==> flow/design.v (excerpt) <==
module maxfinder(clk, rst, start, x1, x2, x3, x4, eps, done, result);
Settings: LEC_CHECK=0, CAP_MARGIN=20, CORE_ASPECT_RATIO=0.88, CORE_MARGIN=2, CORE_UTILIZATION=72, CTS_CLUSTER_DIAMETER=370, CTS_CLUSTER_SIZE=46, PLACE_DENSITY_LB_ADDON=0.0, SETUP_SLACK_MARGIN=-0.35, SLEW_MARGIN=20; clock period 4.88 ns.
run.sh (not shown) runs the stock make flow with config.mk's settings and CLKGATE_MAP_FILE=.
The baseline completed and failed the layout checks on negative setup slack.
Rerun with:
Settings changed: ABC_AREA set to 1, CORE_ASPECT_RATIO 0.88 to unset, CTS_CLUSTER_DIAMETER 370 to 221, CTS_CLUSTER_SIZE 46 to unset, PLACE_DENSITY_LB_ADDON 0.0 to unset, SETUP_SLACK_MARGIN -0.35 to unset.
Clock period 4.88 ns to 3.73 ns, I/O delays scaled along.
Result: This time the run ended with an error in 5_1_grt, error GRT-0116. Area after synthesis increases slightly. Die size climbs slightly. Synthesized cell count is higher by roughly a tenth.
Rerun with:
Settings changed: CTS_CLUSTER_DIAMETER 221 to unset, CTS_CLUSTER_SIZE set to 13, PLACE_DENSITY_LB_ADDON set to 0.26.
Clock period 3.73 ns to 4.51 ns, I/O delays scaled along.
Effect:
- The changed run aborted during 5_1_grt on GRT-0232
- die area does not change
- area after synthesis does not change
- synthesized cell count is unchanged
Rerun with:
Settings changed: CTS_CLUSTER_SIZE 13 to 74, PLACE_DENSITY set to 0.67, PLACE_DENSITY_LB_ADDON 0.26 to unset.
Clock period 4.51 ns to 5.01 ns, I/O delays scaled along.
Effect: Now the flow completed, yet does not pass: negative setup slack. Area after synthesis stays the same. Die area does not change. Synthesized cell count is unchanged.
Rerun with:
Settings changed: HOLD_SLACK_MARGIN set to 0.07, PLACE_DENSITY 0.67 to unset, PLACE_DENSITY_LB_ADDON set to 0.27.
The changed run ended with an error in 5_1_grt; die area does not change; synthesized cell count is unchanged; area after synthesis is unchanged.

Setup of run C:
maxfinder again, from the RTL that the note above started with.
make LEC_CHECK=0 ABC_AREA=1 CAP_MARGIN=20 CORE_MARGIN=2 CORE_UTILIZATION=72 CTS_CLUSTER_DIAMETER=334 CTS_CLUSTER_SIZE=96 PLACE_DENSITY=0.43 SETUP_SLACK_MARGIN=1.63 SLEW_MARGIN=20 TNS_END_PERCENT=10 finish   # period 5.51 ns
#### Input delta (run R over run C)
Settings: removing CTS_CLUSTER_DIAMETER (formerly 334); changing CORE_UTILIZATION from 72 to 40; removing TNS_END_PERCENT (formerly 10); removing SETUP_SLACK_MARGIN (formerly 1.63); removing CTS_CLUSTER_SIZE (formerly 96); removing ABC_AREA (formerly 1); removing PLACE_DENSITY (formerly 0.43); changing the clock period (ns, I/O delays scaled along) from 5.51 to 9.0.
Notes after the runs:
The flow did not stop early for run R: all stages ran, and the layout cleared the timing, design-rule and antenna checks. Summary of run R over run C: total standard cell area after synthesis decreased by 0.33% relative to the old numbers, worst hold slack shrank by 7.9 ps, adder-cell share of the synthesized area increased 0.46 points, power spent charging and discharging nets down 0.0015 W, worst relative slew slack lost 4.4 points. On HPWL after detailed placement, run C tracks run R almost exactly. Changes observed in run R relative to run C: routed length on met3 fell by 1.4 mm, standby leakage power decreased 12%, arrival time of data at the critical path endpoint up 1140 ps, fmax shows a reduction of 34 MHz, fraction of area in registers higher. Run comparison: run C capturing element of the worst setup path datapath.my_x4.reg0.out; run R capturing element of the worst setup path datapath.my_x1.reg1.out.

Setup of job 101:
Starting RTL as in the previous note.
Settings: LEC_CHECK=0, ABC_AREA=0, CAP_MARGIN=20, CORE_ASPECT_RATIO=1.94, CORE_MARGIN=7, CORE_UTILIZATION=59, CTS_CLUSTER_DIAMETER=400, CTS_CLUSTER_SIZE=98, GPL_ROUTABILITY_DRIVEN=0, SETUP_SLACK_MARGIN=-0.17, SLEW_MARGIN=0, TNS_END_PERCENT=20; clock period 9.0 ns.
Job 101 completed every stage of the flow, and the final layout passed the timing, design-rule and antenna checks.
Setup changes, job 101 to job 102
- changing CORE_MARGIN from 7 to 2
- removing CORE_ASPECT_RATIO (formerly 1.94)
- changing CTS_CLUSTER_SIZE from 98 to 99
- removing ABC_AREA (formerly 0)
- changing SETUP_SLACK_MARGIN from -0.17 to 1.82
- changing CORE_UTILIZATION from 59 to 40
- changing CTS_CLUSTER_DIAMETER from 400 to 380
- changing SLEW_MARGIN from 0 to 20
- removing TNS_END_PERCENT (formerly 20)
- removing GPL_ROUTABILITY_DRIVEN (formerly 0)
Findings:
Fmax | job 102 vs job 101 | job 102 faster. | via count of the first global-routing pass | higher: job 101 |. As of job 102, non-clock buffer count had fallen by a few percent compared to job 101. Post-route clock period utilization: job 102 vs job 101 down 0.24 points. Higher routed wire length among job 101 and job 102: job 101. From job 101 to job 102 the numbers moved as follows: internal cell power has decreased; share of total power in the clock network saw a decrease; setup slack shows an increase of 22 ps.
Modified inputs, job 103 compared to job 102
- CORE_ASPECT_RATIO: unset -> 1.99
- TNS_END_PERCENT: unset -> 20
- SETUP_SLACK_MARGIN: 1.82 -> 2.31
- CTS_CLUSTER_SIZE: 99 -> unset
- CTS_CLUSTER_DIAMETER: 380 -> 49
- MIN_ROUTING_LAYER: unset -> met2
- GPL_ROUTABILITY_DRIVEN: unset -> 1
- CELL_PAD_IN_SITES_DETAIL_PLACEMENT: unset -> 1
- CORE_MARGIN: 2 -> 4
- MAX_ROUTING_LAYER: unset -> met5
[summary]
- Run comparison: job 103 worst setup path startpoint datapath.PU4.reg1.reg1.out; job 102 worst setup path startpoint datapath.PU4.reg3.reg1.out
- Against job 102 as the reference, job 103 delivers a higher wire length on met3.
- Max area of the core region across job 102 and job 103: job 103
- Combinational-cell power consumption | job 103 above job 102
Power and IR drop assume default switching activity.
